## UART_FIFO
module UART_FIFO(
    input clk,
    input reset,
    input [7:0] data_in,
    input data_valid,
    output [7:0] data_out
    );
clock: 3.43 ns
lec_check: 0
cap_margin: 20
cell_pad_in_sites_detail_placement: 0
cell_pad_in_sites_global_placement: 0
core_aspect_ratio: 0.91
core_margin: 2
core_utilization: 72
cts_cluster_diameter: 38
gpl_routability_driven: 1
place_density_lb_addon: 0.2
setup_slack_margin: 1.01
slew_margin: 0
run.sh (not shown) runs the stock make flow with config.mk's settings and CLKGATE_MAP_FILE=.
Then changed:
Settings changed: ABC_AREA from default to 1, CELL_PAD_IN_SITES_DETAIL_PLACEMENT 0 to default, CELL_PAD_IN_SITES_GLOBAL_PLACEMENT 0 to default, CORE_ASPECT_RATIO 0.91 to default, CTS_CLUSTER_DIAMETER 38 to default, CTS_CLUSTER_SIZE from default to 94, GPL_ROUTABILITY_DRIVEN 1 to default, HOLD_SLACK_MARGIN from default to 0.29, SETUP_SLACK_MARGIN 1.01 to -0.24, SLEW_MARGIN 0 to 20.
What happened:
- clock power went down by 14%
- synthesized area went up by 6.3%
- critical path depth went up by 3
- via count went up by 33%
- cell area went down by 0.68%
- fmax stays flat
- total power went down by 12%
Then changed:
Settings changed: CTS_CLUSTER_SIZE 94 to 72, HOLD_SLACK_MARGIN 0.29 to default, PLACE_DENSITY_LB_ADDON 0.2 to 0.19, SETUP_SLACK_MARGIN -0.24 to 1.01.
Result: Area after synthesis does not change. Total power climbs by a few percent. Maximum frequency grows by a little under a tenth. Sequential power drops slightly. Worst setup slack gains 0.18 ns.
Then changed:
Settings changed: ABC_AREA 1 to default, CTS_CLUSTER_SIZE 72 to default, PLACE_DENSITY_LB_ADDON 0.19 to default, SETUP_SLACK_MARGIN 1.01 to 0.92.
=> Design area came out lower by 4.6%. Maximum frequency came out lower by 7.9%. Clock skew is about the same. Area after synthesis came out lower by 6.0%. Sequential share of layout area came out higher by 2.1 points. Hold slack loses 0.070 ns. Via count came out lower by 28%. Combinational power came out higher by 27%. Sequential power came out higher by 4.2%. Count of clock-buffer cells in the layout stays the same. Wire length came out lower by 18%.
Then changed:
Settings changed: ABC_AREA from default to 1, CTS_CLUSTER_SIZE from default to 72, GPL_ROUTABILITY_DRIVEN from default to 0, SETUP_SLACK_MARGIN 0.92 to 1.01.
Final area is higher by 5.1%; synthesized cell count grows by 63%; cell count goes up by 51%; non-clock buffer count stays the same; register-to-register slack gets better by 0.16 ns.
Then changed:
Settings changed: ABC_AREA 1 to default, CORE_UTILIZATION 72 to 71, CTS_CLUSTER_DIAMETER from default to 91, CTS_CLUSTER_SIZE 72 to default, GPL_ROUTABILITY_DRIVEN 0 to default, PLACE_DENSITY_LB_ADDON from default to 0.09, SETUP_SLACK_MARGIN 1.01 to 1.02.
After rerunning:
- The new run went through all stages and came out clean
- die area decreases by about 4.5%
- total power increases by about 2.2%
- hold slack is worse by 0.30 ns
- cell count decreases by 33%
- area after synthesis decreases by 6.0%
- first-iteration DRC count decreases by 32%
- synthesized cell count decreases by 39%
- wire length decreases by 17%
- setup slack is worse by 0.056 ns
- global-route usage decreases by 5.7 points

========
Starting RTL as in the previous note.
make LEC_CHECK=0 ABC_AREA=1 CAP_MARGIN=20 CELL_PAD_IN_SITES_DETAIL_PLACEMENT=0 CELL_PAD_IN_SITES_GLOBAL_PLACEMENT=0 CORE_ASPECT_RATIO=0.91 CORE_MARGIN=2 CORE_UTILIZATION=72 CTS_CLUSTER_DIAMETER=38 CTS_CLUSTER_SIZE=79 GPL_ROUTABILITY_DRIVEN=1 PLACE_DENSITY_LB_ADDON=0.2 SETUP_SLACK_MARGIN=1.01 SLEW_MARGIN=0 finish   # period 3.43 ns
Edit:
CELL_PAD_IN_SITES_DETAIL_PLACEMENT = unset   (was 0)
CELL_PAD_IN_SITES_GLOBAL_PLACEMENT = unset   (was 0)
CORE_ASPECT_RATIO = unset   (was 0.91)
CTS_CLUSTER_DIAMETER = unset   (was 38)
CTS_CLUSTER_SIZE = 72   (was 79)
GPL_ROUTABILITY_DRIVEN = unset   (was 1)
PLACE_DENSITY_LB_ADDON = unset   (was 0.2)
SETUP_SLACK_MARGIN = -0.11   (was 1.01)
SLEW_MARGIN = 20   (was 0)
The changed run passed the timing, design-rule and antenna checks.
Wire length fell by 5.9%.
Non-clock buffer count decreases by 14.
Final area fell by 2.2%.
Sequential share of layout area goes up by 0.99 points.
Area after synthesis stays the same.
Global-route usage went down by 2.0 points.
Power goes down by 5.3%.
Sequential power stays flat.
Via count fell by 3.7%.
Combinational power fell by about 5%.
Die size barely changes.
Edit:
ABC_AREA = unset   (was 1)
CTS_CLUSTER_DIAMETER = 25   (was unset)
CTS_CLUSTER_SIZE = unset   (was 72)
PLACE_DENSITY = 0.35   (was unset)
SETUP_SLACK_MARGIN = 1.02   (was -0.11)
What happened: The changed run went through all stages and came out clean; cell area went up by a little under a tenth; worst setup slack is better by 0.15 ns; die area is lower by a few percent; routed wire length climbs by a little under a tenth; fmax grows by a few percent.
Edit:
ABC_AREA = 1   (was unset)
CTS_CLUSTER_DIAMETER = unset   (was 25)
CTS_CLUSTER_SIZE = 80   (was unset)
PLACE_DENSITY = unset   (was 0.35)
PLACE_DENSITY_LB_ADDON = 0.19   (was unset)
SETUP_SLACK_MARGIN = 1.01   (was 1.02)
Outcome:
- The new run completed with no timing, DRC or antenna violations
- flip-flop count is unchanged
- first-iteration DRC count is higher by about 32%
- combinational power is lower by 34%
- wire length drops by about 7%
- clock skew drops by 0.011 ns
- cell count rose by about 40%
- count of clock-buffer cells in the layout came out lower by 54
- synthesized area came out higher by about 6%
Edit:
ABC_AREA = unset   (was 1)
CORE_ASPECT_RATIO = 0.9   (was unset)
CTS_CLUSTER_DIAMETER = 29   (was unset)
CTS_CLUSTER_SIZE = 49   (was 80)
PLACE_DENSITY_LB_ADDON = 0.0   (was 0.19)
SETUP_SLACK_MARGIN = 1.02   (was 1.01)
The changed run completed without violations.
Synthesized cell count decreases by well over a third.
Die area decreases by a few percent.
Clock skew increases by 0.057 ns.
Total power increases by a quarter to a third.
First-iteration DRC count decreases by a quarter to a third.
Worst setup slack gets worse by 0.24 ns.
Edit:
CORE_ASPECT_RATIO = unset   (was 0.9)
CTS_CLUSTER_DIAMETER = 393   (was 29)
CTS_CLUSTER_SIZE = unset   (was 49)
TNS_END_PERCENT = 5   (was unset)
Worst setup slack is better by 0.075 ns.
Via count shrinks by roughly a tenth.
Routed wire length falls by about a fifth.
Die size barely changes.
Critical path depth goes down by 2.
Sequential share of layout area came out higher by 4.0 points.
First-iteration DRC count shrinks by about a fifth.
Fmax rose by a few percent.

========
build 27:
Starting RTL as in the previous note.
Settings: LEC_CHECK=0, CAP_MARGIN=20, CORE_MARGIN=2, CORE_UTILIZATION=40, CTS_CLUSTER_SIZE=11, HOLD_SLACK_MARGIN=-0.02, SLEW_MARGIN=15; clock period 20.0 ns.
Build 27 was carried through to the last stage, and its layout satisfied the timing, design-rule and antenna checks.
Relative to build 27, the following input files were edited for build 15:
Settings: a deleted CTS_CLUSTER_SIZE that had been 11; a change of CORE_UTILIZATION from 40 to 66; a deleted HOLD_SLACK_MARGIN that had been -0.02; a change of SLEW_MARGIN from 15 to 20; a change of the clock period (ns, I/O delays scaled along) from 20.0 to 6.19.
--- outcome ---
Looking at the reports, build 15 completed the entire flow and the layout it produced met the timing, design-rule and antenna checks. The total met2 wirelength after detailed routing on build 15 is in line with that on build 27. On post-layout net count, build 27 and build 15 are basically level. The setup slack of build 15 is smaller than that of build 27. Total global routing track utilization: build 27 and build 15 compared, lower one is build 27. Critical path start-end classification: reg -> reg -> build 15, in -> async -> build 27.
What build 3 does differently from build 15 at the input level:
Settings: CORE_UTILIZATION now 16, was 66; the clock period (ns, I/O delays scaled along) now 6.18, was 6.19.
Results
Build 3 | status: complete | timing, DRC, antenna: pass. Register-to-register slack sits higher in build 3 than in build 15. | met2 usage in global routing | lower: build 3 |. Delta (build 3 minus build 15): die area now larger, maximum frequency now larger, number of synthesized register bits comparable, critical path depth now smaller. Setup WNS build 15 -> build 3: better. Build 15 -> build 3: synthesized cell count delta 0, exact match.
[inputs] build 44 vs build 3
Settings: swapping 16 for 40 in CORE_UTILIZATION; putting MAX_ROUTING_LAYER at met4 where nothing was set; putting CTS_CLUSTER_SIZE at 88 where nothing was set; swapping 6.18 for 20.0 in the clock period (ns, I/O delays scaled along).
Results
Changes observed in build 44 relative to build 3: clock buffer count increased 9; total power of the final layout went down; total via count after detailed routing now sits higher; mean routed wirelength per cell went up.
Per the comparison of build 44 with build 3, area of the die down about 60%, final worst-path setup slack shows an increase of 10650 ps, setup slack at placement shows an increase of 10060 ps.
Input-level comparison between build 4 and build 44:
Settings: CTS_CLUSTER_SIZE changed from 88 to 34; MAX_ROUTING_LAYER removed (was met4); SETUP_SLACK_MARGIN newly set to 2.26; CORE_UTILIZATION changed from 40 to 71; the clock period (ns, I/O delays scaled along) changed from 20.0 to 19.8.
[summary]
Build 44 ran to completion and came out clean on the timing, design-rule and antenna checks.
Build 4 reached the end of the flow, and the finished layout is clean on the timing, design-rule and antenna checks.
The critical path launch point comes out reset in one run and data_valid in the other, namely in build 44 and build 4 respectively.
Build 44 → build 4: floorplan row count went down; final design utilization went up.
Largest net degree at the start of global routing for build 4 is higher than for build 44.
Summary of build 4 over build 44: area used by multi-input combinational logic barely changed; transition time of the tightest slew-check pin down 6.2 ps.

========
Starting RTL as in the previous note.
export LEC_CHECK = 0
export CAP_MARGIN = 20
export CELL_PAD_IN_SITES_DETAIL_PLACEMENT = 0
export CELL_PAD_IN_SITES_GLOBAL_PLACEMENT = 0
export CORE_ASPECT_RATIO = 0.91
export CORE_MARGIN = 2
export CORE_UTILIZATION = 72
export CTS_CLUSTER_DIAMETER = 38
export CTS_CLUSTER_SIZE = 18
export GPL_ROUTABILITY_DRIVEN = 1
export HOLD_SLACK_MARGIN = -0.08
export PLACE_DENSITY_LB_ADDON = 0.2
export SETUP_SLACK_MARGIN = 1.01
export SLEW_MARGIN = 15
create_clock -name core_clock -period 3.43 [get_ports {clk}]
Next try:
==> flow/config.mk (replaced) <==
export PLATFORM = sky130hd
export DESIGN_NAME = UART_FIFO
export DESIGN_NICKNAME = UART_FIFO
export VERILOG_FILES = /design/flow/design.v
export SDC_FILE = /design/flow/constraint.sdc
export NUM_CORES = 4
export LEC_CHECK = 0
export ABC_AREA = 1
export CAP_MARGIN = 20
export CORE_MARGIN = 2
export CORE_UTILIZATION = 72
export CTS_CLUSTER_SIZE = 86
export HOLD_SLACK_MARGIN = 0.29
export PLACE_DENSITY_LB_ADDON = 0.2
export SETUP_SLACK_MARGIN = -0.24
export SLEW_MARGIN = 20
=> The new run passed the timing, design-rule and antenna checks. Clock skew is lower by 0.0090 ns. Clock-buffer cell count is higher by 5. Worst setup slack is worse by 0.041 ns. Total power is lower by 13%. Combinational power is lower by 30%. Cell area is lower by 0.33%. Area after synthesis is higher by 6.3%. Global-route usage is higher by 4.1 points. Hold slack is worse by 0.043 ns.
Next try:
==> flow/config.mk (replaced) <==
export PLATFORM = sky130hd
export DESIGN_NAME = UART_FIFO
export DESIGN_NICKNAME = UART_FIFO
export VERILOG_FILES = /design/flow/design.v
export SDC_FILE = /design/flow/constraint.sdc
export NUM_CORES = 4
export LEC_CHECK = 0
export CAP_MARGIN = 20
export CORE_MARGIN = 2
export CORE_UTILIZATION = 72
export PLACE_DENSITY_LB_ADDON = 0.0
export SETUP_SLACK_MARGIN = 1.02
export SLEW_MARGIN = 20
Outcome:
- final area drops by a few percent
- total power climbs by a little under a tenth
- global-route usage drops by 5.9 points
- count of clock-buffer cells in the layout climbs by 4
- die size drops by a few percent
- sequential cell count is unchanged
Next try:
--- a/flow/config.mk
+++ b/flow/config.mk
@@ -8,5 +8,9 @@
 export CAP_MARGIN = 20
+export CORE_ASPECT_RATIO = 0.93
 export CORE_MARGIN = 2
 export CORE_UTILIZATION = 72
-export PLACE_DENSITY_LB_ADDON = 0.0
+export CTS_CLUSTER_DIAMETER = 29
+export CTS_CLUSTER_SIZE = 10
+export HOLD_SLACK_MARGIN = 0.29
+export PLACE_DENSITY_LB_ADDON = 0.2
 export SETUP_SLACK_MARGIN = 1.02
- The changed run completed without violations
- sequential cell count does not change
- cell area rose by 8.4%
- power climbs by 27%
- first-iteration DRC count rose by 58%
- routed wire length goes up by 34%
- worst hold slack is better by 0.10 ns
- synthesized cell count stays the same
- cell count climbs by 4.5%
- setup slack degrades by 0.32 ns
- combinational power increases by 12%
- clock skew climbs by 0.018 ns
Power figures rest on the tool's default switching activity, not on a simulated workload.
